**flow/run.sh**
```bash
#!/bin/bash
# the make line also repeats each setting of config.mk as NAME=value (left out here)
make -C /OpenROAD-flow-scripts/flow DESIGN_CONFIG=/design/flow/config.mk WORK_HOME=/design/flow/orfs CLKGATE_MAP_FILE= finish
```
**flow/config.mk**
```make
export PLATFORM = sky130hd
export DESIGN_NAME = ALU_TOP
export DESIGN_NICKNAME = ALU_TOP
export VERILOG_FILES = /design/flow/design.v
export SDC_FILE = /design/flow/constraint.sdc
export NUM_CORES = 4
export LEC_CHECK = 0
export CAP_MARGIN = 20
export CORE_MARGIN = 2
export CORE_UTILIZATION = 70
export CTS_CLUSTER_DIAMETER = 239
export CTS_CLUSTER_SIZE = 38
export HOLD_SLACK_MARGIN = -0.02
export MAX_ROUTING_LAYER = met4
export MIN_ROUTING_LAYER = met1
export SETUP_SLACK_MARGIN = 0.1
export SLEW_MARGIN = 20
export TNS_END_PERCENT = 80
```
**flow/constraint.sdc**
```tcl
create_clock -name core_clock -period 97.6 [get_ports {CLK}]
set_input_delay 19.5200 -clock core_clock [delete_from_list [all_inputs] [get_ports {CLK}]]
set_output_delay 19.5200 -clock core_clock [all_outputs]
set_load 0.01 [all_outputs]
```
**flow/design.v**
```verilog
module Decoder (
input  wire [1:0] IN ,
output reg  [3:0] OUT
);
always @(*)
  begin
  OUT = 4'b0000 ;
    case (IN)
     2'b00 : OUT = 4'b0001 ;
     2'b01 : OUT = 4'b0010 ;          
     2'b10 : OUT = 4'b0100 ;     
     2'b11 : OUT = 4'b1000 ;     
   endcase
 end 
 endmodule
module ARITHMETIC_UNIT 
#( parameter IN_DATA_WIDTH = 16,
             OUT_DATA_WIDTH = 16
)
(
input  wire [IN_DATA_WIDTH-1:0]   A   ,
input  wire [IN_DATA_WIDTH-1:0]   B   ,
input  wire [1:0]                 ALU_FUNC ,
input  wire                       CLK ,
input  wire                       Arith_enable ,
output reg                        Carry_OUT,
output reg [OUT_DATA_WIDTH-1:0]   Arith_OUT,
output reg                        Arith_Flag
);
reg [OUT_DATA_WIDTH-1:0]  Arith_OUT_comb  ;
reg                       Arith_Flag_comb ;
wire                      Carry_OUT_comb  ;
always @ (posedge CLK)
 begin 
   Arith_OUT <= Arith_OUT_comb ;
   Carry_OUT <= Carry_OUT_comb ;
   Arith_Flag <= Arith_Flag_comb ;
	end
always @ (*)
 begin 
    Arith_OUT_comb = 1'b0 ;
    Arith_Flag_comb = 1'b0 ;
	if(Arith_enable)
      case (ALU_FUNC)
      2'b00 : begin
              Arith_OUT_comb = A + B ;
              Arith_Flag_comb = 1'b1 ;              
		      end
      2'b01 : begin
              Arith_OUT_comb = A - B ;
              Arith_Flag_comb = 1'b1 ;           
		      end
      2'b10 : begin
              Arith_OUT_comb = A * B ;
              Arith_Flag_comb = 1'b1 ;           
		      end
      2'b11 : begin
              Arith_OUT_comb = (B == 0) ? {IN_DATA_WIDTH{1'b1}} : A / B ;   
              Arith_Flag_comb = 1'b1 ;           
		      end
      endcase
	else
	 begin
      Arith_OUT_comb = 'b0 ;
      Arith_Flag_comb = 1'b0 ;
     end
 end
assign Carry_OUT_comb = Arith_OUT_comb [IN_DATA_WIDTH] ;
 endmodule
module LOGIC_UNIT 
#( parameter IN_DATA_WIDTH = 16 ,
             OUT_DATA_WIDTH = 16
)
(
input  wire [IN_DATA_WIDTH-1:0]  A   ,
input  wire [IN_DATA_WIDTH-1:0]  B   ,
input  wire [1:0]                ALU_FUNC ,
input  wire                      CLK ,
input  wire                      Logic_enable ,
output reg [OUT_DATA_WIDTH-1:0]  Logic_OUT,
output reg                       Logic_Flag
);
reg [OUT_DATA_WIDTH-1:0]  Logic_OUT_comb  ;
reg                       Logic_Flag_comb ;
always @ (posedge CLK)
 begin 
   Logic_OUT  <= Logic_OUT_comb ;
   Logic_Flag <= Logic_Flag_comb ;
	end
always @ (*)
 begin 
    Logic_OUT_comb = 1'b0 ;
    Logic_Flag_comb = 1'b0 ;
	if(Logic_enable)
      case (ALU_FUNC)
      2'b00 : begin
              Logic_OUT_comb = A & B ;
              Logic_Flag_comb = 1'b1 ;              
		      end
      2'b01 : begin
              Logic_OUT_comb = A | B ;
              Logic_Flag_comb = 1'b1 ;           
		      end
      2'b10 : begin
              Logic_OUT_comb = ~(A & B) ;
              Logic_Flag_comb = 1'b1 ;           
		      end
      2'b11 : begin
              Logic_OUT_comb = ~(A | B) ;
              Logic_Flag_comb = 1'b1 ;           
		      end
      endcase
	else
	 begin
      Logic_OUT_comb = 1'b0 ;
      Logic_Flag_comb = 1'b0 ;
     end
 end
 endmodule
module SHIFT_UNIT 
#( parameter IN_DATA_WIDTH = 16 ,
             OUT_DATA_WIDTH = 16
)
(
input  wire [IN_DATA_WIDTH-1:0]  A   ,
input  wire [IN_DATA_WIDTH-1:0]  B   ,
input  wire [1:0]                ALU_FUNC ,
input  wire                      CLK ,
input  wire                      Shift_enable ,
output reg  [OUT_DATA_WIDTH-1:0] Shift_OUT,
output reg                       Shift_Flag
);
reg [OUT_DATA_WIDTH-1:0]  Shift_OUT_comb  ;
reg                       Shift_Flag_comb ;
always @ (posedge CLK)
 begin 
   Shift_OUT  <= Shift_OUT_comb ;
   Shift_Flag <= Shift_Flag_comb ;
	end
always @ (*)
 begin 
    Shift_OUT_comb = 1'b0 ;
    Shift_Flag_comb = 1'b0 ;
	if(Shift_enable)
      case (ALU_FUNC)
      2'b00 : begin
              Shift_OUT_comb = A >> 1  ;
              Shift_Flag_comb = 1'b1 ;              
		      end
      2'b01 : begin
              Shift_OUT_comb = A << 1 ;
              Shift_Flag_comb = 1'b1 ;           
		      end
      2'b10 : begin
              Shift_OUT_comb = B >> 1 ;
              Shift_Flag_comb = 1'b1 ;           
		      end
      2'b11 : begin
              Shift_OUT_comb = B << 1 ;
              Shift_Flag_comb = 1'b1 ;           
		      end
      endcase
	else
	 begin
      Shift_OUT_comb = 1'b0 ;
      Shift_Flag_comb = 1'b0 ;
     end
 end
 endmodule
module CMP_UNIT 
#( parameter IN_DATA_WIDTH  = 16,
             OUT_DATA_WIDTH = 16
)
(
input  wire [IN_DATA_WIDTH-1:0]   A   ,
input  wire [IN_DATA_WIDTH-1:0]   B   ,
input  wire [1:0]                 ALU_FUNC ,
input  wire                       CLK ,
input  wire                       CMP_enable ,
output reg  [OUT_DATA_WIDTH-1:0]  CMP_OUT ,
output reg                        CMP_Flag
);
reg [OUT_DATA_WIDTH-1:0]  CMP_OUT_comb  ;
reg                       CMP_Flag_comb ;
always @ (posedge CLK)
 begin 
   CMP_OUT  <= CMP_OUT_comb ;
   CMP_Flag <= CMP_Flag_comb ;
	end
always @ (*)
 begin 
    CMP_OUT_comb = 1'b0 ;
    CMP_Flag_comb = 1'b0 ;
	if(CMP_enable)
      case (ALU_FUNC)
      2'b00 : begin
              CMP_OUT_comb = 'b0  ;
              CMP_Flag_comb = 1'b1 ;              
		      end
      2'b01 : begin
              CMP_Flag_comb = 1'b1 ;  
              if (A==B)
                CMP_OUT_comb = 'b1;
              else
                CMP_OUT_comb = 'b0;			  
		      end
      2'b10 : begin
              CMP_Flag_comb = 1'b1 ;  
              if (A>B)
                CMP_OUT_comb = 'b10;
              else
                CMP_OUT_comb = 'b0;			  
		      end
      2'b11 : begin
              CMP_Flag_comb = 1'b1 ; 
              if (A<B)
                CMP_OUT_comb = 'b11;
              else
                CMP_OUT_comb = 'b0;			  
		      end
      endcase
	else
	 begin
      CMP_OUT_comb = 'b0 ;
      CMP_Flag_comb = 1'b0 ;
     end
 end
 endmodule
module ALU_TOP 
#( parameter OP_DATA_WIDTH = 16 ,
             Arith_OUT_WIDTH = OP_DATA_WIDTH + OP_DATA_WIDTH ,            
             Logic_OUT_WIDTH = OP_DATA_WIDTH ,
             Shift_OUT_WIDTH = OP_DATA_WIDTH ,
             CMP_OUT_WIDTH = 3 
)
(
input  wire [OP_DATA_WIDTH-1:0]    A   ,
input  wire [OP_DATA_WIDTH-1:0]    B   ,
input  wire [3:0]                  ALU_FUNC ,
input  wire                        CLK ,
output wire [Arith_OUT_WIDTH-1:0]  Arith_OUT,
output wire                        Carry_OUT,
output wire                        Arith_Flag,
output wire [Logic_OUT_WIDTH-1:0]  Logic_OUT,
output wire                        Logic_Flag,
output wire [Shift_OUT_WIDTH-1:0]  Shift_OUT,
output wire                        Shift_Flag,
output wire [CMP_OUT_WIDTH-1:0]    CMP_OUT,
output wire                        CMP_Flag
);
wire                  CMP_enable ;
wire                  Shift_enable ;
wire                  Logic_enable ;
wire                  Arith_enable ;
Decoder U0 (
.IN(ALU_FUNC[3:2]),
.OUT({Shift_enable,CMP_enable,Logic_enable,Arith_enable})
);
ARITHMETIC_UNIT # ( .IN_DATA_WIDTH(OP_DATA_WIDTH), .OUT_DATA_WIDTH(Arith_OUT_WIDTH)) U0_ARITHMETIC_UNIT (
.A(A),
.B(B),
.ALU_FUNC(ALU_FUNC[1:0]),
.CLK(CLK),
.Arith_enable(Arith_enable),
.Arith_OUT(Arith_OUT),
.Carry_OUT(Carry_OUT),
.Arith_Flag(Arith_Flag)
);
LOGIC_UNIT # ( .IN_DATA_WIDTH(OP_DATA_WIDTH), .OUT_DATA_WIDTH(Logic_OUT_WIDTH)) U0_LOGIC_UNIT (
.A(A),
.B(B),
.ALU_FUNC(ALU_FUNC[1:0]),
.CLK(CLK),
.Logic_enable(Logic_enable),
.Logic_OUT(Logic_OUT),
.Logic_Flag(Logic_Flag)
);
SHIFT_UNIT # ( .IN_DATA_WIDTH(OP_DATA_WIDTH), .OUT_DATA_WIDTH(Shift_OUT_WIDTH)) U0_SHIFT_UNIT (
.A(A),
.B(B),
.ALU_FUNC(ALU_FUNC[1:0]),
.CLK(CLK),
.Shift_enable(Shift_enable),
.Shift_OUT(Shift_OUT),
.Shift_Flag(Shift_Flag)
);
CMP_UNIT # ( .IN_DATA_WIDTH(OP_DATA_WIDTH), .OUT_DATA_WIDTH(CMP_OUT_WIDTH)) U0_CMP_UNIT (
.A(A),
.B(B),
.ALU_FUNC(ALU_FUNC[1:0]),
.CLK(CLK),
.CMP_enable(CMP_enable),
.CMP_OUT(CMP_OUT),
.CMP_Flag(CMP_Flag)
);
endmodule
```
==> run summary, run 1 <==
run metrics: yosys simple share=22.4%, drt initial violations=4144, crit-path max cell delay=0.60 ns, Crit Path Category=input port to flop, dpl cells=5359, Detailed Place HPWL=86.3 mm, fin crit period=99.22 ns, Die Size=50200 um^2, MI comb area=32500 um^2, CP top delay family=AND-OR/OR-AND gates, Synth area leader=ha_1, critical path startpoint=B[11], CP endpoint=U0_ARITHMETIC_UNIT.Arith_OUT[0], Mean Syn Cell Area=7.49 um^2, xor/xnor share=6.01%, final hold violation count=0, top cells by count, synth=ha_1, nor2_1, nand2_1, fmax=10.1 MHz, ys flop type=dfxtp_1, Log Warnings=65, Hold Crit Start=ALU_FUNC[1], placed cell areas=37800 um^2, WL final=121 mm, average wire per standard cell=21.9 um, RSZ-0062 raised after global routing=true, Setup crit start kind=input port, pin count of the biggest net entering global routing=57, Final ANT Viol Nets=0, Rows=80, Hold Path Class=input port to flop, Hold Crit Depth=3, register area=1400 um^2, initial antenna violation count=6, Max Slew Vio Count=0, GR Util All Layers=46.2%, CP arrival=99.45 ns, Initial Util=71.0%, post-layout util=84.9%, Max Buffers Root-to-Sink=2, max-cap violations=0, Core Area=47700 um^2, synth unique cells=129, CP Max Fanout=10, cell total in the yosys stat output=4529, via count of the routed design=37708, nets=5687, synthesis-to-finish area growth=19.6%, yosys stat area=33900 um^2, CP bufs+invs=24, H-tree depth=3, Die X=224 um, root buf cell=clkbuf_16, Hold Crit Endpoint=U0_ARITHMETIC_UNIT.Arith_OUT[11], Post-synth seq share=4.13%, CTS tree=built, I/O pin cnt=109, Non-Filler Instances=5536, Num CTS Buffers=9, Syn Inst Count=4529, Setup Viol. Count Final=1, Yosys Warn Count=5, Mux area share=4.67%, comb area leader=adder cells, Critical Path Most Common Cell=o21a_1, Post-synth ARST share=0%, Adders+Majority by Area=31.7%, CTS sink count=70, Cell Area, Synth=33900 um^2, status=complete, but fails checks, most frequent cell after synthesis=ha_1, Post-route DRC=0, FILL cells=2940, die span in y=224 um, Critical Path RT=97.83 ns, Final Wtd Congestion=1.10, setup slack after layout=-1.62 ns, grt total ovfl=0, yosys aoi share=25.0%, CP Capture Type=flop, hold_buf cts=0, Cell area leaders=ha_1, fa_1, nor2_1, Slew @ Worst Pin=1.09 ns, design area=40600 um^2, Final period util=102%, first-pass GRT wire length=182 mm, Worst slew margin=26.8%, routed vias/inst=6.81, DRT Pass-1 Iters=8, Worst-path clk slew=0.07 ns, Max-area cell share=20.1%, vias in the first global route=35288, # port buffers=107, Post-synth EDFFs=0, ys flops=70, critical path depth in cells=416, layout check failures=negative setup slack, slowest CP cell=or4_4
-- routing by layer --
| metal | GRT usage, % | vias to the layer above | routed length (um) |
|---|---|---|---|
| met2 | 70.9 | 2547 | 52200 |
| met3 | 10.3 | 764 | 14600 |
| met5 | - | - | 0 |
| met1 | 55.8 | 17318 | 45400 |
| met4 | 26.8 | 0 | 9250 |
| li1 | - | 17079 | - |
-- stage by stage --
step	setup TNS (ns)	worst slack [ns]	hold slack [ns]
finish	-1.62	-1.62	19.66
global route	-7.95	-5.42	19.69
global placement	-1.06	-1.06	20.02
CTS	0	0.108	19.65
detailed placement	-2.97	-2.97	20.03
floorplan	-0.969	-0.969	19.61
-- area by class of cell --
| type | count | area share, % |
|---|---|---|
| inverters | 359 | 3.36 |
| multi-input cells | 3961 | 80.1 |
| diodes | 8 | 0.0494 |
| well taps | 615 | 1.90 |
| repair buffers | 507 | 10.4 |
| flip-flops and latches | 70 | 3.46 |
| clock buffers | 9 | 0.555 |
| clock inverters | 7 | 0.151 |
-- repair_timing --
action | 4_1_cts | 5_1_grt
setup buffers | 50 | 94
pin swaps | 51 | 165
setup endpoints to repair | 1 | 2
hold endpoints to repair | 0 | 0
resized | 89 | 154
cloned | 4 | 5
==> inputs of run 2 (changes only) <==
Settings changed: ABC_AREA set to 1, CORE_UTILIZATION 70 to 57, CTS_CLUSTER_DIAMETER 239 to 225, CTS_CLUSTER_SIZE 38 to 98, HOLD_SLACK_MARGIN -0.02 to unset, MAX_ROUTING_LAYER met4 to unset, MIN_ROUTING_LAYER met1 to unset, PLACE_DENSITY_LB_ADDON set to 0.0, SETUP_SLACK_MARGIN 0.1 to unset, TNS_END_PERCENT 80 to unset.
Clock period 97.6 ns to 68.3 ns, I/O delays scaled along.
==> run 2 against run 1 <==
Against the previous run:
- the run now fails in global routing (5_1_grt)
- die area is 29% higher
- synthesized cell count is 25% higher
- synthesized area is 5.7% higher
==> run summary, run 2 <==
run results: top cells by count, synth=nand2_1, inv_1, ha_1, synth unique cells=69, Cell area leaders=ha_1, nand2_1, fa_1, Detailed Place HPWL=102 mm, failing step=global routing (5_1_grt), Final Wtd Congestion=1.01, Num CTS Buffers=9, most frequent cell after synthesis=nand2_1, grt total ovfl=17, status=did not finish, Mean Syn Cell Area=6.32 um^2, Yosys Warn Count=5, Initial Util=57.9%, Syn Inst Count=5677, H-tree depth=3, Post-synth EDFFs=0, Post-synth ARST share=0%, Synth area leader=ha_1, ys flop type=dfxtp_1, comb area leader=adder cells, yosys aoi share=16.4%, # port buffers=107, yosys simple share=28.2%, Post-synth seq share=3.91%, cell total in the yosys stat output=5677, Core Area=61900 um^2, CTS sink count=70, xor/xnor share=7.57%, Adders+Majority by Area=30.0%, Cell Area, Synth=35900 um^2, die span in y=255 um, hold_buf cts=0, Rows=91, Max Buffers Root-to-Sink=2, ys flops=70, Err=[ERROR GRT-0232] Routing congestion too high. Check the congestion heatmap in the GUI., Mux area share=0.0279%, Die X=255 um, I/O pin cnt=109, GR Util All Layers=63.5%, root buf cell=clkbuf_16, yosys stat area=35900 um^2, Die Size=64900 um^2, Max-area cell share=19.0%
## run 2: what timing repair did
item                       CTS
setup buffers              497
setup endpoints to repair    7
pin swaps                  217
cloned                       7
gates resized              171
## run 2: per-stage QoR
stage	hold slack [ns]	setup TNS [ns]	setup slack (ns)	cells	cell area, um^2
floorplan	13.74	-79.50	-19.98	5693	37200
global placement	14.36	-55.92	-15.47	7843	48500
detailed placement	14.36	-71.03	-18.23	7843	48500
CTS	13.99	-48.22	-14.13	8363	53300
## run 2: per-layer routing
layer | GRT overflow | track usage (%)
met1 | 1 | 67.5
met2 | 8 | 83.1
met4 | 7 | 53.4
met5 | 0 | 25.9
met3 | 1 | 42.7
==> inputs of run 3 (changes only) <==
Settings changed: ABC_AREA 1 to unset, CAP_MARGIN 20 to 35, CELL_PAD_IN_SITES_DETAIL_PLACEMENT set to 1, CORE_UTILIZATION 57 to 56, CTS_CLUSTER_DIAMETER 225 to 66, CTS_CLUSTER_SIZE 98 to 73, GPL_ROUTABILITY_DRIVEN set to 0, HOLD_SLACK_MARGIN set to 0.14, MAX_ROUTING_LAYER set to met4, MIN_ROUTING_LAYER set to met1, PLACE_DENSITY_LB_ADDON 0.0 to 0.17, SETUP_SLACK_MARGIN set to 0.1, TNS_END_PERCENT set to 80.
Clock period 68.3 ns to 100.0 ns, I/O delays scaled along.
==> run 3 against run 2 <==
Against the previous run:
- synthesized area decreased by 5.4%
- synthesized cell count shrank 20%
- die area shrank 3.7%
- the run fails in clock tree synthesis (4_1_cts)
==> run summary, run 3 <==
run results: most frequent cell after synthesis=ha_1, Detailed Place HPWL=133 mm, Core Area=60100 um^2, Post-synth seq share=4.13%, Mean Syn Cell Area=7.49 um^2, yosys aoi share=25.0%, yosys simple share=22.4%, Syn Inst Count=4529, Synth area leader=ha_1, Rows=90, dpl cells=5493, Post-synth EDFFs=0, I/O pin cnt=109, Die Size=62500 um^2, status=did not finish, Cell Area, Synth=33900 um^2, Yosys Warn Count=5, ys flop type=dfxtp_1, synth unique cells=129, Mux area share=4.67%, yosys stat area=33900 um^2, failing step=clock tree synthesis (4_1_cts), Max-area cell share=20.1%, die span in y=250 um, Err=[ERROR DPL-0033] detailed placement checks failed during check placement., # port buffers=107, comb area leader=adder cells, Post-synth ARST share=0%, xor/xnor share=6.01%, top cells by count, synth=ha_1, nor2_1, nand2_1, Initial Util=56.4%, cell total in the yosys stat output=4529, Adders+Majority by Area=31.7%, Cell area leaders=ha_1, fa_1, nor2_1, Die X=250 um, ys flops=70
## run 3: metrics by stage
stage          setup slack (ns)  setup TNS [ns]  hold WS [ns]  cell area, um^2
3_5_place_dp              -9.88          -18.60         20.49            37700
2_1_floorplan             0.154               0         20.09            34800
3_3_place_gp              -1.38           -1.38         20.47            37600
==> inputs of run 4 (changes only) <==
Settings changed: ABC_AREA set to 1, CAP_MARGIN 35 to 0, CELL_PAD_IN_SITES_DETAIL_PLACEMENT 1 to unset, CORE_UTILIZATION 56 to 72, CTS_CLUSTER_DIAMETER 66 to 395, CTS_CLUSTER_SIZE 73 to 98, GPL_ROUTABILITY_DRIVEN 0 to unset, HOLD_SLACK_MARGIN 0.14 to unset, MAX_ROUTING_LAYER met4 to unset, MIN_ROUTING_LAYER met1 to unset, PLACE_DENSITY_LB_ADDON 0.17 to 0.0, SETUP_SLACK_MARGIN 0.1 to unset, TNS_END_PERCENT 80 to 5.
Clock period 100.0 ns to 124.0 ns, I/O delays scaled along.
==> run 4 against run 3 <==
Against the previous run:
- now clean on timing, DRC and antenna
- synthesized cell count increased by 25%
- die area is 17% lower
- synthesized area is 5.7% higher
==> run summary, run 4 <==
run metrics: Hold Crit Start=ALU_FUNC[3], ys flop type=dfxtp_1, hold_buf cts=0, Num CTS Buffers=9, comb area leader=adder cells, Worst slew margin=27.2%, Syn Inst Count=5677, Mean Syn Cell Area=6.32 um^2, slowest CP cell=o211ai_1, root buf cell=clkbuf_16, cell total in the yosys stat output=5677, Die Size=51600 um^2, drt initial violations=3418, Post-route DRC=0, yosys aoi share=16.4%, CP arrival=113.55 ns, Post-synth ARST share=0%, CP endpoint=U0_ARITHMETIC_UNIT.Arith_OUT[0], grt total ovfl=0, fin crit period=113.30 ns, GR Util All Layers=41.2%, Setup crit start kind=input port, yosys simple share=28.2%, pin count of the biggest net entering global routing=38, via count of the routed design=37065, synth unique cells=69, Critical Path Most Common Cell=nand2_1, H-tree depth=3, critical path depth in cells=631, xor/xnor share=7.57%, average wire per standard cell=16.9 um, Setup Viol. Count Final=0, vias in the first global route=34536, Yosys Warn Count=5, DRT Pass-1 Iters=8, I/O pin cnt=109, routed vias/inst=5.80, final hold violation count=0, Mux area share=0.0279%, nets=6505, max-cap violations=0, post-place setup slack=4.39 ns, Post-synth EDFFs=0, Die X=227 um, CP Max Fanout=29, # port buffers=107, first-pass GRT wire length=171 mm, Hold Crit Endpoint=U0_CMP_UNIT.CMP_Flag, Initial Util=73.1%, Synth area leader=ha_1, Log Warnings=61, Detailed Place HPWL=81.9 mm, Max Slew Vio Count=0, fmax=8.83 MHz, Critical Path RT=124.25 ns, CTS tree=built, status=complete, no violations, ys flops=70, critical path startpoint=B[14], most frequent cell after synthesis=nand2_1, synthesis-to-finish area growth=6.21%, Post-synth seq share=3.91%, crit-path max cell delay=0.41 ns, CP bufs+invs=142, top cells by count, synth=nand2_1, inv_1, ha_1, Hold Path Class=input port to flop, Final Wtd Congestion=1.03, CTS sink count=70, Cell Area, Synth=35900 um^2, Cell area leaders=ha_1, nand2_1, fa_1, initial antenna violation count=3, Final period util=91.4%, Hold Crit Depth=3, Adders+Majority by Area=30.0%, yosys stat area=35900 um^2, Crit Path Category=input port to flop, Antenna diodes=0, Rows=81, Worst-path clk slew=0.07 ns, Max-area cell share=19.0%, post-layout util=77.7%, die span in y=227 um, CP top delay family=AND-OR/OR-AND gates, Final ANT Viol Nets=0, setup slack after layout=10.70 ns, Slew @ Worst Pin=1.08 ns, Core Area=49100 um^2, WL final=108 mm, CP Capture Type=flop, Max Buffers Root-to-Sink=2
-- run 4: repair_timing --
item | CTS | global route
buffers inserted | 0 | 21
hold endpoints to repair | 0 | 0
resized | 0 | 50
endpoints found under the setup margin | 0 | 3
-- run 4: layout make-up --
class | instances | area (um^2)
Multi-Input combinational cell | 4359 | 29700
Tap cell | 664 | 831
Timing Repair Buffer | 187 | 1680
Clock buffer | 9 | 225
Timing Repair inverter | 5 | 25.0
Sequential cell | 70 | 1400
Fill cell | 4050 | 11000
Clock inverter | 7 | 62.6
Inverter | 1094 | 4160
-- run 4: per-stage QoR --
step / std cells / setup TNS [ns] / hold WS [ns] / area (um^2)
floorplan: 5693 / 0 / 24.88 / 35900
global placement: 6346 / 0 / 25.46 / 37400
detailed placement: 6346 / 0 / 25.47 / 37400
CTS: 6362 / 0 / 25.08 / 37700
global route: 6395 / -0.421 / 25.10 / 38100
finish: 6395 / 0 / 25.09 / 38100
-- run 4: layer usage --
metal | track usage, % | share of wire, % | vias to the layer above
li1 | - | - | 18223
met1 | 52.0 | 40 | 16616
met2 | 66.3 | 43 | 1785
met3 | 8.26 | 11 | 437
met4 | 22.4 | 6.0 | 4
met5 | 0 | 0.026 | -
==> inputs of run 5 (changes only) <==
Settings changed: ABC_AREA 1 to 0, CAP_MARGIN 0 to 5, CELL_PAD_IN_SITES_DETAIL_PLACEMENT set to 1, CELL_PAD_IN_SITES_GLOBAL_PLACEMENT set to 1, CORE_ASPECT_RATIO set to 0.6, CORE_MARGIN 2 to 7, CORE_UTILIZATION 72 to 56, CTS_CLUSTER_DIAMETER 395 to 66, CTS_CLUSTER_SIZE 98 to 54, GPL_ROUTABILITY_DRIVEN set to 1, MAX_ROUTING_LAYER set to met5, MIN_ROUTING_LAYER set to met1, PLACE_DENSITY_LB_ADDON 0.0 to 0.2, SETUP_SLACK_MARGIN set to 0.1, TNS_END_PERCENT 5 to 80.
Clock period 124.0 ns to 100.0 ns, I/O delays scaled along.
==> run 5 against run 4 <==
Against the previous run:
- the run now fails in clock tree synthesis (4_1_cts)
- synthesized area decreased by 5.4%
- synthesized cell count decreased by 20%
- die area increased by 32%
==> run summary, run 5 <==
run results: Yosys Warn Count=5, Synth area leader=ha_1, Max-area cell share=20.1%, ys flops=70, xor/xnor share=6.01%, die span in y=205 um, Rows=69, yosys stat area=33900 um^2, I/O pin cnt=109, # port buffers=107, yosys aoi share=25.0%, Post-synth EDFFs=0, synth unique cells=129, yosys simple share=22.4%, comb area leader=adder cells, Cell Area, Synth=33900 um^2, Initial Util=57.0%, cell total in the yosys stat output=4529, top cells by count, synth=ha_1, nor2_1, nand2_1, Core Area=59500 um^2, status=did not finish, Final Wtd Congestion=1.07, Mux area share=4.67%, Syn Inst Count=4529, Die Size=67900 um^2, failing step=clock tree synthesis (4_1_cts), ys flop type=dfxtp_1, Adders+Majority by Area=31.7%, Die X=332 um, Post-synth ARST share=0%, Detailed Place HPWL=135 mm, Mean Syn Cell Area=7.49 um^2, Post-synth seq share=4.13%, most frequent cell after synthesis=ha_1, Cell area leaders=ha_1, fa_1, nor2_1, Err=[ERROR DPL-0033] detailed placement checks failed during check placement.
[run 5: stage by stage]
step	setup WS, ns	std cells	utilization (%)	area [um^2]	hold slack, ns
after floorplan	0.154	4545	-	34800	20.09
after detailed placement	-8.26	5536	63.8	38000	20.57
after global placement	-0.836	5536	63.8	38000	20.56
==> inputs of run 6 (changes only) <==
Settings changed: ABC_AREA 0 to unset, CAP_MARGIN 5 to 0, CELL_PAD_IN_SITES_DETAIL_PLACEMENT 1 to unset, CELL_PAD_IN_SITES_GLOBAL_PLACEMENT 1 to unset, CORE_ASPECT_RATIO 0.6 to unset, CORE_MARGIN 7 to 2, CORE_UTILIZATION 56 to 70, CTS_CLUSTER_DIAMETER 66 to 200, CTS_CLUSTER_SIZE 54 to 38, GPL_ROUTABILITY_DRIVEN 1 to unset, MAX_ROUTING_LAYER met5 to met4, PLACE_DENSITY_LB_ADDON 0.2 to unset.
Clock period 100.0 ns to 82.8 ns, I/O delays scaled along.
==> run 6 against run 5 <==
Against the previous run:
- the run again fails in clock tree synthesis (4_1_cts)
- die area down 26%
- synthesized cell count unchanged
- synthesized area is the same
==> run summary, run 6 <==
run results: status=did not finish, failing step=clock tree synthesis (4_1_cts), Err=[ERROR DPL-0038] Utilization greater than 100%, impossible to legalize, top cells by count, synth=ha_1, nor2_1, nand2_1, Yosys Warn Count=5, Post-synth seq share=4.13%, I/O pin cnt=109, Mux area share=4.67%, Adders+Majority by Area=31.7%, xor/xnor share=6.01%, Cell area leaders=ha_1, fa_1, nor2_1, yosys aoi share=25.0%, Detailed Place HPWL=129 mm, # port buffers=107, comb area leader=adder cells, ys flop type=dfxtp_1, Final Wtd Congestion=1.06, dpl cells=6372, Post-synth ARST share=0%, ys flops=70, Max-area cell share=20.1%, yosys simple share=22.4%, Mean Syn Cell Area=7.49 um^2, Synth area leader=ha_1, most frequent cell after synthesis=ha_1, Core Area=47700 um^2, Initial Util=71.0%, Post-synth EDFFs=0, Syn Inst Count=4529, Die X=224 um, cell total in the yosys stat output=4529, yosys stat area=33900 um^2, Cell Area, Synth=33900 um^2, synth unique cells=129, die span in y=224 um, Die Size=50200 um^2, Rows=80
[run 6: through the flow]
stage                     instance area, um^2  worst slack [ns]  setup TNS, ns  utilization, %
after floorplan                         35300            -12.25         -29.97               -
after global placement                  45600             -8.29         -15.90            95.6
after detailed placement                45600            -14.66         -36.82            95.6
==> inputs of run 7 (changes only) <==
Settings changed: CAP_MARGIN 0 to 20, CORE_UTILIZATION 70 to 68, CTS_CLUSTER_DIAMETER 200 to 340, CTS_CLUSTER_SIZE 38 to unset, MIN_ROUTING_LAYER met1 to unset, SETUP_SLACK_MARGIN 0.1 to unset, TNS_END_PERCENT 80 to 5.
Clock period 82.8 ns to 93.8 ns, I/O delays scaled along.
==> run 7 against run 6 <==
Against the previous run:
- the flow stops in global routing (5_1_grt)
- synthesized cell count did not move
- synthesized area unchanged
- die area grew 2.9%
==> run summary, run 7 <==
run results: Cell area leaders=ha_1, fa_1, nor2_1, placed cell areas=41400 um^2, ys flops=70, Cell Area, Synth=33900 um^2, cell total in the yosys stat output=4529, Die X=227 um, Max Buffers Root-to-Sink=2, Num CTS Buffers=9, root buf cell=clkbuf_16, Syn Inst Count=4529, status=did not finish, Detailed Place HPWL=94.8 mm, Post-synth seq share=4.13%, hold_buf cts=0, Final Wtd Congestion=1.06, yosys aoi share=25.0%, Adders+Majority by Area=31.7%, synth unique cells=129, Post-synth EDFFs=0, Post-synth ARST share=0%, Mux area share=4.67%, Max-area cell share=20.1%, I/O pin cnt=109, Die Size=51700 um^2, yosys simple share=22.4%, H-tree depth=3, Yosys Warn Count=5, Mean Syn Cell Area=7.49 um^2, # port buffers=107, comb area leader=adder cells, CTS sink count=70, Synth area leader=ha_1, Core Area=49100 um^2, failing step=global routing (5_1_grt), yosys stat area=33900 um^2, Rows=81, top cells by count, synth=ha_1, nor2_1, nand2_1, xor/xnor share=6.01%, most frequent cell after synthesis=ha_1, Initial Util=69.1%, post-place setup slack=-2.89 ns, die span in y=227 um, ys flop type=dfxtp_1
[run 7: through the flow]
step	utilization, %	hold slack (ns)	std cells
3_5_place_dp	84.3	19.26	5867
3_3_place_gp	84.3	19.25	5867
4_1_cts	88.2	18.91	6006
2_1_floorplan	-	18.85	4545
[run 7: repair_timing]
item,in CTS
endpoints found under the setup margin,2
pin swaps,107
buffers inserted,123
resized,147
==> inputs of run 8 (changes only) <==
Settings changed: CORE_UTILIZATION 68 to 60, CTS_CLUSTER_DIAMETER 340 to unset, MAX_ROUTING_LAYER met4 to unset, TNS_END_PERCENT 5 to unset.
Clock period 93.8 ns to 54.0 ns, I/O delays scaled along.
==> run 8 against run 7 <==
Against the previous run:
- now fails the layout checks on negative setup slack
- synthesized area stayed put
- die area rose by 13%
- synthesized cell count stayed put
==> run summary, run 8 <==
run metrics: grt total ovfl=0, Syn Inst Count=4529, Post-synth ARST share=0%, pin count of the biggest net entering global routing=68, Yosys Warn Count=5, CTS tree=built, Die X=242 um, status=complete, but fails checks, yosys stat area=33900 um^2, ys flop type=dfxtp_1, top cells by count, synth=ha_1, nor2_1, nand2_1, Cell area leaders=ha_1, fa_1, nor2_1, Synth area leader=ha_1, max-cap violations=0, Adders+Majority by Area=31.7%, critical path startpoint=B[9], Final Wtd Congestion=1.02, average wire per standard cell=25.6 um, Log Warnings=68, Worst slew margin=16.7%, synthesis-to-finish area growth=51.1%, CP arrival=92.46 ns, Hold Crit Endpoint=U0_SHIFT_UNIT.Shift_OUT[15], Die Size=58400 um^2, xor/xnor share=6.01%, post-layout util=91.2%, Max-area cell share=20.1%, synth unique cells=129, Critical Path Most Common Cell=o21a_1, layout check failures=negative setup slack, GR Util All Layers=50.8%, Hold Crit Start=B[14], yosys aoi share=25.0%, root buf cell=clkbuf_16, FILL cells=2421, CP endpoint=U0_ARITHMETIC_UNIT.Arith_OUT[0], first-pass GRT wire length=240 mm, Post-synth EDFFs=0, most frequent cell after synthesis=ha_1, crit-path max cell delay=0.71 ns, setup tns final=-205.43 ns, Hold Crit Depth=4, slowest CP cell=nor2_1, WL final=178 mm, Mux area share=4.67%, routed vias/inst=6.88, CP bufs+invs=28, H-tree depth=3, Core Area=56200 um^2, Detailed Place HPWL=103 mm, fin crit period=92.24 ns, yosys simple share=22.4%, MI comb area=33200 um^2, register area=1400 um^2, CP top delay family=AND-OR/OR-AND gates, CP Max Fanout=8, ys flops=70, Cell Area, Synth=33900 um^2, Num CTS Buffers=9, Hold Path Class=input port to flop, setup slack after layout=-38.24 ns, Post-synth seq share=4.13%, drt initial violations=6489, comb area leader=adder cells, Initial Util=60.4%, die span in y=242 um, vias in the first global route=45646, Worst-path clk slew=0.08 ns, fmax=10.8 MHz, Final ANT Viol Nets=0, Setup Viol. Count Final=10, CTS sink count=70, Slew @ Worst Pin=1.24 ns, nets=6955, critical path depth in cells=415, hold_buf cts=0, Rows=87, Crit Path Category=input port to flop, Max Slew Vio Count=0, DRT Pass-1 Iters=12, Mean Syn Cell Area=7.49 um^2, CP Capture Type=flop, # port buffers=107, final hold violation count=0, RSZ-0062 raised after global routing=true, cell total in the yosys stat output=4529, I/O pin cnt=109, via count of the routed design=47915, Critical Path RT=54.22 ns, Post-route DRC=0, initial antenna violation count=21, Setup crit start kind=input port, Final period util=171%, Max Buffers Root-to-Sink=2
run 8: cell type report:
class,instances,area share [%]
timing repair buffer,1779,27.1
inverter,359,2.66
clock inverter,6,0.183
antenna,23,0.112
sequential,70,2.74
multi-input combinational,3957,64.9
tap,756,1.85
clock buffer,10,0.447
run 8: what timing repair did:
item                                    CTS  global route
resized                                 265           141
setup buffers                           269            83
endpoints found under the hold margin     0             0
pin swaps                               164           147
gates cloned                              5             0
endpoints found under the setup margin    9            10
run 8: metal layers:
layer	global-route usage [%]	vias up	share of wire, %
met5	0.245	-	0.18
met4	39.8	22	12
met3	15.7	2104	15
met2	82.1	4425	41
met1	55.5	21792	31
li1	-	19572	-
run 8: metrics by stage:
step	cells	hold WS, ns	cell area [um^2]	worst slack [ns]
global route	6942	11.05	51200	-40.65
detailed placement	6569	11.40	46400	-34.03
CTS	6856	11.02	49800	-31.02
floorplan	4545	10.89	35500	-35.20
finish	6960	11.04	51200	-38.24
global placement	6569	11.38	46400	-31.73
==> inputs of run 9 (changes only) <==
Settings changed: CELL_PAD_IN_SITES_DETAIL_PLACEMENT set to 0, CORE_MARGIN 2 to 6, CORE_UTILIZATION 60 to 64, GPL_TIMING_DRIVEN set to 0, PLACE_DENSITY set to 0.63, SETUP_SLACK_MARGIN set to 5.0.
Clock period 54.0 ns to 150.0 ns, I/O delays scaled along.
==> run 9 against run 8 <==
Against the previous run:
- the run now finishes clean
- setup slack improved by 51 ns
- sequential share of layout area rose by 1.1 points
- first-iteration DRC count fell by 56%
- utilization fell by 21 points
- via count fell by 29%
- flip-flop count did not move
- critical path type unchanged
- critical path depth rose by 28
- non-clock buffer count fell by 1498
- global-route usage fell by 17 points
- routed wire length fell by 42%
==> run summary, run 9 <==
run metrics: Hold Path Class=input port to flop, average wire per standard cell=19.4 um, Hold Crit Depth=2, Rows=83, Setup crit start kind=input port, Post-synth ARST share=0%, Die X=242 um, xor/xnor share=6.01%, I/O pin cnt=109, worst hold slack=30.34 ns, Post-synth seq share=4.13%, Adders+Majority by Area=31.7%, initial antenna violation count=3, CP bufs+invs=56, hold_buf cts=0, Cell area leaders=ha_1, fa_1, nor2_1, postcts setup bufs=0, Post-synth EDFFs=0, Mean Syn Cell Area=7.49 um^2, final hold violation count=0, yosys simple share=22.4%, FILL cells=4497, setup slack after layout=13.21 ns, Worst slew margin=30.8%, Max Buffers Root-to-Sink=2, Antenna diodes=0, Worst-path clk slew=0.07 ns, CP Max Fanout=22, CP endpoint=U0_ARITHMETIC_UNIT.Arith_OUT[0], DRT Pass-1 Iters=6, Final ANT Viol Nets=0, CTS sink count=70, Synth area leader=ha_1, Mux area share=4.67%, fmax=7.31 MHz, comb area leader=adder cells, top cells by count, synth=ha_1, nor2_1, nand2_1, RSZ-0062 raised after global routing=false, Num CTS Buffers=9, crit-path max cell delay=0.75 ns, Die Size=58700 um^2, critical path startpoint=B[2], H-tree depth=3, Final Wtd Congestion=0.983, Slew @ Worst Pin=1.03 ns, post-layout util=70.5%, status=complete, no violations, yosys aoi share=25.0%, routed vias/inst=6.36, setup tns final=0 ns, Cell Area, Synth=33900 um^2, register area=1400 um^2, critical path depth in cells=443, most frequent cell after synthesis=ha_1, MI comb area=30600 um^2, nets=5455, CP Capture Type=flop, vias in the first global route=32608, Initial Util=65.4%, Setup Viol. Count Final=0, Log Warnings=63, grt total ovfl=0, Post-route DRC=0, Yosys Warn Count=5, Max Slew Vio Count=0, post-place setup slack=11.61 ns, WL final=104 mm, CTS tree=built, drt initial violations=2844, # port buffers=106, Max-area cell share=20.1%, fin crit period=136.79 ns, cell total in the yosys stat output=4529, GR Util All Layers=34.1%, Hold Crit Endpoint=U0_CMP_UNIT.CMP_Flag, root buf cell=clkbuf_16, ys flops=70, yosys stat area=33900 um^2, Hold Crit Start=ALU_FUNC[2], max-cap violations=0, Core Area=51800 um^2, ys flop type=dfxtp_1, Syn Inst Count=4529, Critical Path Most Common Cell=o21a_1, Final period util=91.2%, synth unique cells=129, die span in y=242 um, pin count of the biggest net entering global routing=41, synthesis-to-finish area growth=7.79%, CP arrival=137.01 ns, first-pass GRT wire length=169 mm, Detailed Place HPWL=85.0 mm, Critical Path RT=150.21 ns, Crit Path Category=input port to flop, via count of the routed design=34109, CP top delay family=AND-OR/OR-AND gates, slowest CP cell=clkdlybuf4s50_1
run 9: area by class of cell:
type                            instances  area share (%)
Tap cell                              680            2.33
Sequential cell                        70            3.83
Timing Repair Buffer                  120            3.78
Inverter                              359            3.72
Clock buffer                            9           0.616
Buffer                                161            1.92
Clock inverter                          7           0.168
Multi-Input combinational cell       3955            83.6
run 9: per-stage QoR:
stage | cells | instance area [um^2]
floorplan | 4545 | 34000
global placement | 5331 | 35900
detailed placement | 5345 | 36200
CTS | 5361 | 36500
global route | 5361 | 36600
finish | 5361 | 36600
run 9: metal layers:
metal | track usage [%] | vias to the layer above | part of all wire [%]
met1 | 45.9 | 15917 | 44
met4 | 12.5 | 6 | 4.3
met3 | 6.46 | 292 | 8.8
li1 | - | 16572 | -
met2 | 54.6 | 1322 | 43
met5 | 0 | - | 0.035
run 9: timing repair:
item	CTS	global route
setup endpoints to repair	0	1
endpoints found under the hold margin	0	0
gates resized	0	19
==> inputs of run 10 (changes only) <==
Settings changed: CELL_PAD_IN_SITES_DETAIL_PLACEMENT 0 to unset, CORE_MARGIN 6 to 2, CORE_UTILIZATION 64 to 70, CTS_CLUSTER_DIAMETER set to 211, CTS_CLUSTER_SIZE set to 38, GPL_TIMING_DRIVEN 0 to unset, MAX_ROUTING_LAYER set to met4, MIN_ROUTING_LAYER set to met1, PLACE_DENSITY 0.63 to unset, SETUP_SLACK_MARGIN 5.0 to 0.1, TNS_END_PERCENT set to 80.
Clock period 150.0 ns to 93.6 ns, I/O delays scaled along.
==> run 10 against run 9 <==
Against the previous run:
- synthesized cell count unchanged
- synthesized area is the same
- die area decreased by 14%
- the flow now stops in global routing (5_1_grt)
==> run summary, run 10 <==
run results: status=did not finish, failing step=global routing (5_1_grt), Err=[ERROR GRT-0232] Routing congestion too high. Check the congestion heatmap in the GUI., root buf cell=clkbuf_16, yosys stat area=33900 um^2, Post-synth seq share=4.13%, synth unique cells=129, xor/xnor share=6.01%, Max Buffers Root-to-Sink=2, most frequent cell after synthesis=ha_1, Cell area leaders=ha_1, fa_1, nor2_1, Detailed Place HPWL=92.5 mm, Max-area cell share=20.1%, Final Wtd Congestion=1.05, Cell Area, Synth=33900 um^2, Post-synth ARST share=0%, Mean Syn Cell Area=7.49 um^2, Num CTS Buffers=9, yosys aoi share=25.0%, # port buffers=107, placed cell areas=40600 um^2, grt total ovfl=32, I/O pin cnt=109, die span in y=224 um, Die Size=50200 um^2, post-place setup slack=-2.35 ns, Yosys Warn Count=5, Rows=80, Adders+Majority by Area=31.7%, CTS sink count=70, comb area leader=adder cells, ys flop type=dfxtp_1, Mux area share=4.67%, Initial Util=71.0%, Syn Inst Count=4529, ys flops=70, cell total in the yosys stat output=4529, H-tree depth=3, Die X=224 um, GR Util All Layers=74.2%, yosys simple share=22.4%, Post-synth EDFFs=0, Synth area leader=ha_1, Core Area=47700 um^2, top cells by count, synth=ha_1, nor2_1, nand2_1
-- run 10: per-layer routing --
metal	overflow	GRT usage (%)
met3	0	54.6
met4	18	68.8
met1	0	74.9
met5	-	-
met2	14	90.7
-- run 10: timing repair --
item | 4_1_cts
hold buffers | 0
cloned | 2
endpoints found under the setup margin | 1
pin swaps | 106
gates resized | 129
endpoints found under the hold margin | 0
setup buffers | 60
-- run 10: stage by stage --
stage               hold WS, ns  utilization (%)  std cells
floorplan                 18.81                -       4545
global placement          19.27             85.0       5711
detailed placement        19.28             85.0       5711
CTS                       18.90             87.8       5789
==> inputs of run 11 (changes only) <==
Settings changed: CORE_UTILIZATION 70 to 72, CTS_CLUSTER_DIAMETER 211 to 326, HOLD_SLACK_MARGIN set to 0.14, MAX_ROUTING_LAYER met4 to unset, PLACE_DENSITY_LB_ADDON set to 0.06, TNS_END_PERCENT 80 to 10.
Clock period 93.6 ns to 100.0 ns, I/O delays scaled along.
==> run 11 against run 10 <==
Against the previous run:
- the layout now fails its checks (negative setup slack)
- synthesized cell count stayed put
- die area is 2.7% lower
- synthesized area stayed put
==> run summary, run 11 <==
run metrics: Synth area leader=ha_1, initial antenna violation count=15, RSZ-0062 raised after global routing=true, Initial Util=72.8%, fmax=9.90 MHz, yosys simple share=22.4%, pin count of the biggest net entering global routing=44, Adders+Majority by Area=31.7%, CP endpoint=U0_ARITHMETIC_UNIT.Arith_OUT[0], Max-area cell share=20.1%, yosys aoi share=25.0%, Post-synth ARST share=0%, CP Max Fanout=16, Most Crowded Layer GR=met2, top cells by count, synth=ha_1, nor2_1, nand2_1, xor/xnor share=6.01%, setup slack after layout=-1.03 ns, CP bufs+invs=23, I/O pin cnt=109, critical path depth in cells=416, slowest CP cell=or4_4, Hold Crit Depth=3, setup tns final=-1.03 ns, Critical Path RT=100.23 ns, met2 usage=71.9%, post-place setup slack=-2.88 ns, Post-route DRC=0, yosys stat area=33900 um^2, ys flops=70, Cell area leaders=ha_1, fa_1, nor2_1, worst hold slack=20.25 ns, met3 GRT Util=15.6%, met1 Use GR=58.0%, ys flop type=dfxtp_1, Max Buffers Root-to-Sink=2, Die Size=48900 um^2, cell total in the yosys stat output=4529, Post-synth EDFFs=0, root buf cell=clkbuf_16, Worst-path clk slew=0.07 ns, Final ANT Viol Nets=0, first-pass GRT wire length=189 mm, DRT Pass-1 Iters=7, via count of the routed design=39272, critical path startpoint=B[13], Final Wtd Congestion=1.10, Final period util=101%, Setup crit start kind=input port, Crit Path Category=input port to flop, most frequent cell after synthesis=ha_1, Post-synth seq share=4.13%, Hold Crit Endpoint=U0_ARITHMETIC_UNIT.Arith_OUT[11], Mean Syn Cell Area=7.49 um^2, Rows=79, Cell Area, Synth=33900 um^2, CTS tree=built, vias in the first global route=36428, Mux area share=4.67%, CTS sink count=70, fin crit period=101.03 ns, crit-path max cell delay=0.60 ns, comb area leader=adder cells, CP arrival=101.26 ns, Detailed Place HPWL=86.5 mm, CP top delay family=AND-OR/OR-AND gates, max-cap violations=0, # port buffers=107, nets=5679, Hold Path Class=input port to flop, synthesis-to-finish area growth=18.8%, Yosys Warn Count=5, Setup Viol. Count Final=1, Max Slew Vio Count=0, Log Warnings=62, WL final=129 mm, die span in y=221 um, status=complete, but fails checks, GR Util All Layers=47.4%, hold_buf cts=0, layout check failures=negative setup slack, Num CTS Buffers=9, H-tree depth=3, final hold violation count=0, Critical Path Most Common Cell=o21a_1, Die X=221 um, Hold Crit Start=ALU_FUNC[0], Slew @ Worst Pin=1.39 ns, CP Capture Type=flop, average wire per standard cell=23.5 um, synth unique cells=129, routed vias/inst=7.12, Core Area=46600 um^2, drt initial violations=5463, Syn Inst Count=4529, grt total ovfl=0, Worst slew margin=6.52%
[run 11: timing repair]
action                                  4_1_cts  5_1_grt
resized                                      66      184
pin swaps                                    45      152
setup buffers                                45      107
cloned                                        4        2
endpoints found under the setup margin        2        2
[run 11: per-layer routing]
metal	wire length, um	up-vias	share of wire, %
met5	149	-	0.12
met1	45000	17819	35
li1	-	17019	-
met2	53200	3265	41
met4	11400	20	8.8
met3	19700	1149	15
[run 11: through the flow]
stage                     std cells  util, %  cell area (um^2)
after floorplan                4545        -             34800
after global placement         5337     80.6             37500
after detailed placement       5337     80.6             37500
after CTS                      5401     82.7             38500
after global routing           5512     86.5             40300
final                          5517     86.5             40300
[run 11: final cells by class]
type | count | area, um^2
Clock buffer | 10 | 239
Multi-Input combinational cell | 3959 | 32300
Sequential cell | 70 | 1400
Timing Repair Buffer | 501 | 4160
Clock inverter | 5 | 82.6
Antenna cell | 6 | 15.0
Tap cell | 607 | 759
Fill cell | 2572 | 6280
Inverter | 359 | 1360
==> inputs of run 12 (changes only) <==
Settings changed: CORE_ASPECT_RATIO set to 1.04, CORE_UTILIZATION 72 to 68, CTS_CLUSTER_DIAMETER 326 to 112, MAX_ROUTING_LAYER set to met4, PLACE_DENSITY_LB_ADDON 0.06 to unset, TNS_END_PERCENT 10 to 5.
Clock period 100.0 ns to 95.1 ns, I/O delays scaled along.
==> run 12 against run 11 <==
Against the previous run:
- still fails the layout checks on negative setup slack
- utilization fell by 3.8 points
- die area grew 5.8%
- first-iteration DRC count decreased by 38%
- cell count increased by 1.4%
- critical path type unchanged
- critical path depth down 5
- sequential share of layout area about the same
- synthesized area is the same
- flip-flop count stayed put
- highest routed layer is now met4
- via count decreased by 5.0%
- critical endpoint unchanged
- setup slack lost 0.53 ns
- non-clock buffer count rose by 53
==> run summary, run 12 <==
run metrics: Cell Area, Synth=33900 um^2, drt initial violations=3413, CTS sink count=70, CP Max Fanout=26, status=complete, but fails checks, Max Slew Vio Count=0, yosys simple share=22.4%, Setup Viol. Count Final=1, cell total in the yosys stat output=4529, Post-route DRC=0, nets=5728, top layer reached by signal wires=met4, fmax=10.3 MHz, Worst slew margin=23.7%, xor/xnor share=6.01%, max-cap violations=0, hold_buf cts=0, critical path startpoint=B[13], die span in y=232 um, Final period util=102%, Hold Crit Start=ALU_FUNC[0], Max-area cell share=20.1%, CP bufs+invs=22, root buf cell=clkbuf_16, I/O pin cnt=109, Initial Util=68.8%, ys flop type=dfxtp_1, grt total ovfl=0, synthesis-to-finish area growth=20.3%, Final ANT Viol Nets=0, Post-synth EDFFs=0, Mean Syn Cell Area=7.49 um^2, Hold Crit Endpoint=U0_SHIFT_UNIT.Shift_OUT[15], Critical Path RT=95.33 ns, CP arrival=96.88 ns, final hold violation count=0, Final Wtd Congestion=1.03, initial antenna violation count=2, wl on met1=45.6 mm, fin crit period=96.65 ns, Hold Path Class=input port to flop, Num CTS Buffers=9, Max Buffers Root-to-Sink=2, Die Size=51700 um^2, Slew @ Worst Pin=1.14 ns, layout check failures=negative setup slack, Hold Crit Depth=2, critical path depth in cells=411, Setup crit start kind=input port, top cells by count, synth=ha_1, nor2_1, nand2_1, first-pass GRT wire length=180 mm, met3 wire length=12.8 mm, Die X=223 um, Worst-path clk slew=0.07 ns, Post-synth ARST share=0%, most frequent cell after synthesis=ha_1, CP endpoint=U0_ARITHMETIC_UNIT.Arith_OUT[0], slowest CP cell=or4_4, ys flops=70, setup slack after layout=-1.55 ns, Core Area=49300 um^2, H-tree depth=3, Adders+Majority by Area=31.7%, comb area leader=adder cells, synth unique cells=129, WL met2=52.5 mm, GR Util All Layers=44.5%, average wire per standard cell=21.3 um, post-layout util=82.7%, RSZ-0062 raised after global routing=true, # port buffers=107, crit-path max cell delay=0.58 ns, Post-synth seq share=4.13%, CTS tree=built, CP Capture Type=flop, via count of the routed design=37304, Cell area leaders=ha_1, fa_1, nor2_1, yosys stat area=33900 um^2, Synth area leader=ha_1, Syn Inst Count=4529, Mux area share=4.67%, Critical Path Most Common Cell=o21a_1, Crit Path Category=input port to flop, Detailed Place HPWL=87.3 mm, DRT Pass-1 Iters=7, WL final=119 mm, routed vias/inst=6.67, CP top delay family=AND-OR/OR-AND gates, Rows=83, vias in the first global route=34691, pin count of the biggest net entering global routing=67, yosys aoi share=25.0%, Log Warnings=66, Yosys Warn Count=5
[run 12: layer usage]
layer,GRT usage [%],vias up
met5,-,-
met4,25.0,0
met3,8.74,623
met2,69.9,2177
met1,53.5,17400
li1,-,17104
[run 12: metrics by stage]
stage | instance area, um^2 | setup TNS (ns) | hold WS (ns) | worst slack [ns] | instances
5_1_grt | 40800 | -8.10 | 19.26 | -5.47 | 5593
3_3_place_gp | 38300 | -0.417 | 19.61 | -0.417 | 5435
6_report | 40800 | -1.55 | 19.23 | -1.55 | 5594
4_1_cts | 39400 | -0.111 | 19.23 | -0.111 | 5505
3_5_place_dp | 38300 | -1.91 | 19.61 | -1.91 | 5435
2_1_floorplan | 35100 | -3.57 | 19.11 | -2.97 | 4545
[run 12: layout make-up]
| cell class | count | area, um^2 |
|---|---|---|
| multi-input cells | 3955 | 32400 |
| fillers | 3326 | 8530 |
| repair buffers | 554 | 4560 |
| flip-flops and latches | 70 | 1400 |
| inverters | 359 | 1360 |
| well taps | 637 | 797 |
| clock buffers | 9 | 225 |
| clock inverters | 7 | 61.3 |
| diodes | 3 | 7.51 |
[run 12: timing repair]
item / in CTS / in global routing
pin swaps: 67 / 158
cloned: 0 / 2
setup endpoints to repair: 1 / 2
buffers inserted: 54 / 84
gates resized: 97 / 152
==> inputs of run 13 (changes only) <==
Settings changed: CORE_ASPECT_RATIO 1.04 to 1.01, CORE_UTILIZATION 68 to 37, CTS_CLUSTER_DIAMETER 112 to 83, CTS_CLUSTER_SIZE 38 to 14, GPL_ROUTABILITY_DRIVEN set to 0, HOLD_SLACK_MARGIN 0.14 to unset, MAX_ROUTING_LAYER met4 to unset, MIN_ROUTING_LAYER met1 to unset, PLACE_DENSITY_LB_ADDON set to 0.09, SETUP_SLACK_MARGIN 0.1 to -2.0.
Clock period 95.1 ns to 105.0 ns, I/O delays scaled along.
==> run 13 against run 12 <==
Against the previous run:
- now clean on timing, DRC and antenna
- first-iteration DRC count is 32% lower
- routed wire length is 3.8% higher
- utilization is 39 points lower
- non-clock buffer count is 153 lower
- via count is 8.3% lower
- global-route usage is 19 points lower
- design area is 3.8% lower
- largest cell class unchanged
==> run summary, run 13 <==
run metrics: fmax=9.81 MHz, Mean Syn Cell Area=7.49 um^2, routed vias/inst=5.72, CP Capture Type=flop, FILL cells=9406, Hold Crit Endpoint=U0_SHIFT_UNIT.Shift_OUT[15], CP arrival=102.19 ns, slowest CP cell=or4_4, Worst-path clk slew=0.07 ns, Cell area leaders=ha_1, fa_1, nor2_1, xor/xnor share=6.01%, top cells by count, synth=ha_1, nor2_1, nand2_1, critical path startpoint=B[11], average wire per standard cell=20.7 um, synth unique cells=129, CTS sink count=70, Die X=305 um, final hold violation count=0, comb area leader=adder cells, Num CTS Buffers=9, post-place setup slack=-2.02 ns, CTS tree=built, Final ANT Viol Nets=0, Hold Crit Start=ALU_FUNC[0], Yosys Warn Count=5, yosys simple share=22.4%, Max Slew Vio Count=0, status=complete, no violations, Max Buffers Root-to-Sink=2, Crit Path Category=input port to flop, Hold Crit Depth=2, fin crit period=101.91 ns, DRT Pass-1 Iters=6, Cell Area, Synth=33900 um^2, synthesis-to-finish area growth=15.8%, grt total ovfl=0, cell total in the yosys stat output=4529, CP bufs+invs=17, first-pass GRT wire length=192 mm, Syn Inst Count=4529, Rows=111, yosys stat area=33900 um^2, Post-synth EDFFs=0, CP endpoint=U0_ARITHMETIC_UNIT.Arith_OUT[0], CP top delay family=AND-OR/OR-AND gates, die span in y=308 um, I/O pin cnt=109, Core Area=90800 um^2, Critical Path Most Common Cell=o21a_1, GR Util All Layers=25.9%, Antenna diodes=0, Critical Path RT=105.27 ns, H-tree depth=3, Post-route DRC=0, post-layout util=43.2%, Setup Viol. Count Final=0, Synth area leader=ha_1, pin count of the biggest net entering global routing=44, Post-synth seq share=4.13%, critical path depth in cells=411, WL final=124 mm, Hold Path Class=input port to flop, Initial Util=37.3%, Log Warnings=61, Max-area cell share=20.1%, Post-synth ARST share=0%, Setup crit start kind=input port, root buf cell=clkbuf_16, Worst slew margin=25.0%, nets=5576, Final period util=97.1%, Slew @ Worst Pin=1.12 ns, Detailed Place HPWL=97.2 mm, most frequent cell after synthesis=ha_1, CP Max Fanout=32, Die Size=94100 um^2, hold_buf cts=0, Mux area share=4.67%, ys flop type=dfxtp_1, # port buffers=107, setup slack after layout=3.09 ns, max-cap violations=0, initial antenna violation count=1, vias in the first global route=32520, setup tns final=0 ns, via count of the routed design=34222, drt initial violations=2328, ys flops=70, yosys aoi share=25.0%, crit-path max cell delay=0.56 ns, Adders+Majority by Area=31.7%
run 13: layer usage:
layer / global-route usage, % / routed length, um / share of wire, %
met1: 37.6 / 60700 / 49
met2: 41.7 / 54300 / 44
met3: 2.62 / 6510 / 5.3
met4: 4.33 / 2260 / 1.8
met5: 0 / 0 / 0
run 13: repair_timing:
action	CTS	global route
setup endpoints to repair	0	2
endpoints found under the hold margin	0	0
gates resized	0	178
setup buffers	0	71
run 13: stage by stage:
| step | hold WS, ns | cell area, um^2 | std cells |
|---|---|---|---|
| after floorplan | 21.09 | 34100 | 4545 |
| after global placement | 21.57 | 37600 | 5902 |
| after detailed placement | 21.57 | 37600 | 5902 |
| after CTS | 21.15 | 38000 | 5918 |
| after global routing | 21.20 | 39300 | 5988 |
| final | 21.18 | 39300 | 5988 |
run 13: layout make-up:
class / count / area, um^2 / share of cell area (%)
sequential: 70 / 1400 / 3.57
tap: 1186 / 1480 / 3.78
clock inverter: 4 / 53.8 / 0.137
clock buffer: 12 / 256 / 0.653
timing repair buffer: 401 / 3310 / 8.42
inverter: 359 / 1360 / 3.47
multi-input combinational: 3956 / 31400 / 80.0
==> inputs of run 14 (changes only) <==
Settings changed: CAP_MARGIN 20 to 40, CORE_ASPECT_RATIO 1.01 to unset, CORE_UTILIZATION 37 to 70, CTS_CLUSTER_DIAMETER 83 to 239, CTS_CLUSTER_SIZE 14 to 38, GPL_ROUTABILITY_DRIVEN 0 to unset, HOLD_SLACK_MARGIN set to -0.02, MAX_ROUTING_LAYER set to met4, MIN_ROUTING_LAYER set to met1, PLACE_DENSITY_LB_ADDON 0.09 to unset, TNS_END_PERCENT 5 to 80.
Clock period 105.0 ns to 84.4 ns, I/O delays scaled along.
==> run 14 against run 13 <==
Against the previous run:
- the flow now stops in clock tree synthesis (4_1_cts)
- die area down 47%
- synthesized cell count is the same
- synthesized area is the same
==> run summary, run 14 <==
run results: status=did not finish, failing step=clock tree synthesis (4_1_cts), Err=[ERROR DPL-0033] detailed placement checks failed during check placement., Initial Util=71.0%, xor/xnor share=6.01%, Die Size=50200 um^2, Yosys Warn Count=5, Detailed Place HPWL=130 mm, yosys stat area=33900 um^2, comb area leader=adder cells, die span in y=224 um, Syn Inst Count=4529, yosys aoi share=25.0%, Mean Syn Cell Area=7.49 um^2, ys flops=70, Post-synth EDFFs=0, Cell area leaders=ha_1, fa_1, nor2_1, Synth area leader=ha_1, Post-synth seq share=4.13%, dpl cells=6395, most frequent cell after synthesis=ha_1, cell total in the yosys stat output=4529, Mux area share=4.67%, yosys simple share=22.4%, ys flop type=dfxtp_1, Final Wtd Congestion=1.06, synth unique cells=129, # port buffers=107, Adders+Majority by Area=31.7%, Die X=224 um, top cells by count, synth=ha_1, nor2_1, nand2_1, Core Area=47700 um^2, Cell Area, Synth=33900 um^2, I/O pin cnt=109, Post-synth ARST share=0%, Max-area cell share=20.1%, Rows=80
==> run 14: metrics by stage <==
stage	setup WS (ns)	cell area (um^2)	hold WS [ns]	setup TNS, ns
after floorplan	-11.09	35200	16.97	-25.60
after global placement	-6.98	45700	17.44	-11.99
after detailed placement	-13.15	45700	17.48	-31.00
